==> job 7071 <==
==> flow/design.v (excerpt) <==
module b58_cliky
	(
		CLOCK_50,						 
    KEY,
    SW,
    HEX0, HEX1, HEX2, HEX3, HEX4, HEX5, HEX6, HEX7,
		PLOT_X,
		PLOT_Y,
		PLOT_COLOUR,
		PLOT_EN
	);
make LEC_CHECK=0 ABC_AREA=1 CAP_MARGIN=20 CELL_PAD_IN_SITES_GLOBAL_PLACEMENT=0 CORE_MARGIN=2 CORE_UTILIZATION=65 CTS_CLUSTER_DIAMETER=57 GPL_TIMING_DRIVEN=1 MAX_ROUTING_LAYER=met4 SLEW_MARGIN=20 TNS_END_PERCENT=40 finish   # period 9.71 ns
run.sh (not shown) runs the stock make flow with config.mk's settings and CLKGATE_MAP_FILE=.
==> job 5438 (differences from job 7071) <==
==> flow/config.mk (replaced) <==
export PLATFORM = sky130hd
export DESIGN_NAME = b58_cliky
export DESIGN_NICKNAME = b58_cliky
export VERILOG_FILES = /design/flow/design.v
export SDC_FILE = /design/flow/constraint.sdc
export NUM_CORES = 4
export LEC_CHECK = 0
export CAP_MARGIN = 20
export CORE_MARGIN = 2
export CORE_UTILIZATION = 40
export PLACE_DENSITY = 0.6
export SLEW_MARGIN = 20
==> flow/constraint.sdc (replaced) <==
create_clock -name core_clock -period 16.0 [get_ports {CLOCK_50}]
set_input_delay 3.2000 -clock core_clock [delete_from_list [all_inputs] [get_ports {CLOCK_50}]]
set_output_delay 3.2000 -clock core_clock [all_outputs]
set_load 0.01 [all_outputs]
==> job 1888 (differences from job 7071) <==
==> flow/config.mk (replaced) <==
export PLATFORM = sky130hd
export DESIGN_NAME = b58_cliky
export DESIGN_NICKNAME = b58_cliky
export VERILOG_FILES = /design/flow/design.v
export SDC_FILE = /design/flow/constraint.sdc
export NUM_CORES = 4
export LEC_CHECK = 0
export CAP_MARGIN = 20
export CORE_MARGIN = 2
export CORE_UTILIZATION = 69
export CTS_CLUSTER_DIAMETER = 54
export SETUP_SLACK_MARGIN = 1.21
export SLEW_MARGIN = 20
==> flow/constraint.sdc (replaced) <==
create_clock -name core_clock -period 11.3 [get_ports {CLOCK_50}]
set_input_delay 2.2600 -clock core_clock [delete_from_list [all_inputs] [get_ports {CLOCK_50}]]
set_output_delay 2.2600 -clock core_clock [all_outputs]
set_load 0.01 [all_outputs]
==> comparison <==
Job 7071 ended with an error in global routing (5_1_grt). Job 5438 finished with timing, DRC and antenna clean. Job 1888 finished but fails on negative setup slack. In job 1888 the power is higher than in job 5438, by about 43%. Sequential power: job 5438 is lower than job 1888 (29%). Between job 5438 and job 1888, the lower register-to-register slack is in job 1888 (gap 2.1 ns). Clock skew: job 5438 is lower than job 1888 (0.0092 ns).

==> inputs of job 9994 <==
b58_cliky again, from the RTL that the note above started with.
==> flow/config.mk <==
export PLATFORM = sky130hd
export DESIGN_NAME = b58_cliky
export DESIGN_NICKNAME = b58_cliky
export VERILOG_FILES = /design/flow/design.v
export SDC_FILE = /design/flow/constraint.sdc
export NUM_CORES = 4
export LEC_CHECK = 0
export ABC_AREA = 1
export CAP_MARGIN = 20
export CELL_PAD_IN_SITES_GLOBAL_PLACEMENT = 1
export CORE_ASPECT_RATIO = 0.52
export CORE_MARGIN = 2
export CORE_UTILIZATION = 56
export CTS_CLUSTER_DIAMETER = 344
export CTS_CLUSTER_SIZE = 67
export GPL_ROUTABILITY_DRIVEN = 0
export GPL_TIMING_DRIVEN = 1
export MAX_ROUTING_LAYER = met4
export MIN_ROUTING_LAYER = met2
export PLACE_DENSITY = 0.82
export SETUP_SLACK_MARGIN = -0.98
export SLEW_MARGIN = 30
export TNS_END_PERCENT = 20
==> flow/constraint.sdc <==
create_clock -name core_clock -period 17.1 [get_ports {CLOCK_50}]
set_input_delay 3.4200 -clock core_clock [delete_from_list [all_inputs] [get_ports {CLOCK_50}]]
set_output_delay 3.4200 -clock core_clock [all_outputs]
set_load 0.01 [all_outputs]
==> job 5695: changes against job 9994 <==
ABC_AREA = not set   (was 1)
CELL_PAD_IN_SITES_GLOBAL_PLACEMENT = not set   (was 1)
CORE_ASPECT_RATIO = not set   (was 0.52)
CORE_UTILIZATION = 59   (was 56)
CTS_CLUSTER_DIAMETER = not set   (was 344)
CTS_CLUSTER_SIZE = not set   (was 67)
GPL_ROUTABILITY_DRIVEN = not set   (was 0)
GPL_TIMING_DRIVEN = not set   (was 1)
MAX_ROUTING_LAYER = not set   (was met4)
MIN_ROUTING_LAYER = not set   (was met2)
PLACE_DENSITY = not set   (was 0.82)
SETUP_SLACK_MARGIN = 3.06   (was -0.98)
SLEW_MARGIN = 20   (was 30)
TNS_END_PERCENT = not set   (was 20)
==> flow/constraint.sdc (replaced) <==
create_clock -name core_clock -period 11.3 [get_ports {CLOCK_50}]
set_input_delay 2.2600 -clock core_clock [delete_from_list [all_inputs] [get_ports {CLOCK_50}]]
set_output_delay 2.2600 -clock core_clock [all_outputs]
set_load 0.01 [all_outputs]
==> comparison table <==
Placed Instances: job 5695 3040; job 9994 3510
Register share after synthesis: job 5695 22.9%; job 9994 23.3%
Result of the run: job 5695 complete, no violations; job 9994 did not finish
Last stage reached: job 5695 -; job 9994 global routing
Placement Setup Slack: job 5695 -80.4 ps; job 9994 4070 ps
Synthesized cell area: job 5695 19000 um2; job 9994 18700 um2
Number of buffers created by CTS: job 5695 27; job 9994 7
Area of the core region: job 5695 31600 um2; job 9994 33000 um2
Cell count listed in synth_stat.txt: job 5695 2625; job 9994 3054
Multiplexer share of the synthesized area: job 5695 3.76%; job 9994 0%
Post-DP HPWL: job 5695 39600 um; job 9994 44900 um
Die H: job 5695 183 um; job 9994 136 um
Fraction of synthesized cell area taken by the top area cell type: job 5695 22.9%; job 9994 23.3%
Count of unique library cells instantiated by Yosys: job 5695 116; job 9994 69
Number of instances in the synthesized netlist: job 5695 2625; job 9994 3054
Yosys stat area: job 5695 19000 um2; job 9994 18700 um2
Adder-cell share of the synthesized area: job 5695 6.19%; job 9994 5.98%
And-or/or-and share of the synthesized area: job 5695 28.2%; job 9994 15.5%
Chip Area: job 5695 33600 um2; job 9994 34900 um2
Cell with the most instances after synthesis: job 5695 nor2_1; job 9994 nand2_1
Die outline width: job 5695 183 um; job 9994 257 um

==> delta: inputs <==
Starting RTL as in the previous note.
clock: 13.1 ns
lec_check: 0
abc_area: 1
cap_margin: 20
cell_pad_in_sites_global_placement: 3
core_margin: 2
core_utilization: 20
gpl_routability_driven: 0
gpl_timing_driven: 0
hold_slack_margin: -0.06
max_routing_layer: met4
place_density: 0.91
slew_margin: 20
tns_end_percent: 40
==> inputs of ember, as changes to delta <==
==> flow/config.mk (replaced) <==
export PLATFORM = sky130hd
export DESIGN_NAME = b58_cliky
export DESIGN_NICKNAME = b58_cliky
export VERILOG_FILES = /design/flow/design.v
export SDC_FILE = /design/flow/constraint.sdc
export NUM_CORES = 4
export LEC_CHECK = 0
export CAP_MARGIN = 0
export CORE_MARGIN = 2
export CORE_UTILIZATION = 72
export PLACE_DENSITY = 0.66
export SLEW_MARGIN = 20
==> flow/constraint.sdc (replaced) <==
create_clock -name core_clock -period 10.3 [get_ports {CLOCK_50}]
set_input_delay 2.0600 -clock core_clock [delete_from_list [all_inputs] [get_ports {CLOCK_50}]]
set_output_delay 2.0600 -clock core_clock [all_outputs]
set_load 0.01 [all_outputs]
==> results.py <==
# Metrics from the implementation run
metrics = {
    "floorplan": {
        "die_w_um": 166.4,
        "core_region_area_sq_um": 25980,
    },
    "yosys": {
        "yosys_simple_share_pct": 26.82,
        "yosys_area_sq_um": 18990,
        "netlist_logic_family_top": "AND-OR/OR-AND gates",
        "top_cells_by_area": "dfxtp_1 23%, nor2_1 6.1%, ha_1 5.7%",
        "synth_cell_types": 116,
    },
    "cts": {
        "cts_repair_resize_count": 60,
    },
    "outcome": {
        "outcome": "stopped before the end",
        "failing_step": "global routing (5_1_grt)",
    },
}
That was ember.
==> results.py <==
# Metrics from the implementation run
metrics = {
    "worst_setup_path": {
        "regToRegSetupSlack_ns": 1.30,
        "worst_setup_path_start_kind": "flip-flop",
    },
    "cts": {
        "cts_repair_resize_count": 0,
    },
    "yosys": {
        "yosys_simple_share_pct": 40.40,
        "top_cells_by_area": "dfxtp_1 23%, nand2_1 15%, nor2_1 8.1%",
        "yosys_area_sq_um": 18680,
        "netlist_logic_family_top": "simple AND/OR/NAND/NOR gates",
    },
    "outcome": {
        "outcome": "complete, no violations",
    },
    "floorplan": {
        "die_w_um": 309.6,
        "core_region_area_sq_um": 92910,
    },
}
That was delta.

==> run a: inputs <==
Starting RTL as in the previous note.
Design b58_cliky, start of the top module:
module b58_cliky
	(
		CLOCK_50,						 
    KEY,
    SW,
    HEX0, HEX1, HEX2, HEX3, HEX4, HEX5, HEX6, HEX7,
		PLOT_X,
		PLOT_Y,
		PLOT_COLOUR,
		PLOT_EN
	);
	input			CLOCK_50;				 
	input   [9:0]   SW;
	input   [3:0]   KEY;
    output 	[6:0]   HEX0, HEX1, HEX2, HEX3, HEX4, HEX5, HEX6, HEX7;
	output	[7:0]	PLOT_X;
	output	[7:0]	PLOT_Y;
	output	[2:0]	PLOT_COLOUR;
	output			PLOT_EN;
   wire resetn;
   assign resetn = SW[0];
	wire [2:0] colour;
	wire [7:0] x;
        wire [7:0] y;
	wire writeEn;
	assign PLOT_X = x;
	assign PLOT_Y = y;
	assign PLOT_COLOUR = colour;
	assign PLOT_EN = writeEn;
   wire [2:0] next_square, curr_square;
   wire [6:0] next_colour;
   wire [2:0] curr_colour;
   wire [3:0] next_mode, curr_mode;
   wire [15:0] score, high_score;
   wire [3:0] lives;
   wire times_up, have_pressed, correct_answer;
   wire [9:0] squares_drawn;
   wire [19:0] current_state, next_state;
   wire [4:0] pressed_key;
   top_clicky top(
   		.clk(CLOCK_50),
   		.resetn(resetn),
   		.restart(SW[9]),
   		.key1(~KEY[3]), .key2(~KEY[2]), .key3(~KEY[1]), .key4(~KEY[0]),
   		.next_square(next_square), 
		.curr_square(curr_square),
   		.next_colour(next_colour), 
   		.curr_colour(curr_colour),
   		.next_mode(next_mode), 
   		.curr_mode(curr_mode),
   		.score(score),
  		.high_score(high_score),
  		.lives(lives),
  		.x(x), 
  		.y(y),  
  		.colour(colour),  
  		.times_up(times_up), 
  		.have_pressed(have_pressed), 
  		.correct_answer(correct_answer),
  		.squares_drawn(squares_drawn),
   		.current_state(current_state), 
   		.next_state(next_state),
   		.pressed_key(pressed_key),
   		.plot(writeEn)  
   		);
      hex_display score_1(
        .IN(score[3:0]),
        .OUT(HEX0)
      );
      hex_display score_2(
        .IN(score[7:4]),
        .OUT(HEX1)
      );
	hex_display high_score_1(
        .IN(high_score[3:0]),
        .OUT(HEX6)
      );
	hex_display high_score_2(
        .IN(high_score[7:4]),
        .OUT(HEX7)
      );
      hex_display lives_count(
        .IN(lives),
  ...
Settings: LEC_CHECK=0, ABC_AREA=0, CAP_MARGIN=25, CELL_PAD_IN_SITES_GLOBAL_PLACEMENT=3, CORE_MARGIN=2, CORE_UTILIZATION=24, GPL_ROUTABILITY_DRIVEN=0, GPL_TIMING_DRIVEN=0, HOLD_SLACK_MARGIN=0.15, MAX_ROUTING_LAYER=met4, MIN_ROUTING_LAYER=met2, PLACE_DENSITY_LB_ADDON=0.26, SLEW_MARGIN=0, TNS_END_PERCENT=5; clock period 13.1 ns.
==> run b: changes against run a <==
==> flow/config.mk (replaced) <==
export PLATFORM = sky130hd
export DESIGN_NAME = b58_cliky
export DESIGN_NICKNAME = b58_cliky
export VERILOG_FILES = /design/flow/design.v
export SDC_FILE = /design/flow/constraint.sdc
export NUM_CORES = 4
export LEC_CHECK = 0
export ABC_AREA = 1
export CAP_MARGIN = 5
export CORE_MARGIN = 2
export CORE_UTILIZATION = 72
export CTS_CLUSTER_SIZE = 78
export SLEW_MARGIN = 20
==> flow/constraint.sdc (replaced) <==
create_clock -name core_clock -period 8.96 [get_ports {CLOCK_50}]
set_input_delay 1.7920 -clock core_clock [delete_from_list [all_inputs] [get_ports {CLOCK_50}]]
set_output_delay 1.7920 -clock core_clock [all_outputs]
set_load 0.01 [all_outputs]
==> comparison <==
Run a finished with timing, DRC and antenna clean. Run b stopped in 5_1_grt, error GRT-0116. In run b the die area is lower than in run a, by 67%. Against run a, the synthesized area of run b is lower by 1.7%. Of run a and run b, run b has the higher synthesized cell count (gap 14%, measured against run b).
Power and IR drop assume default switching activity.
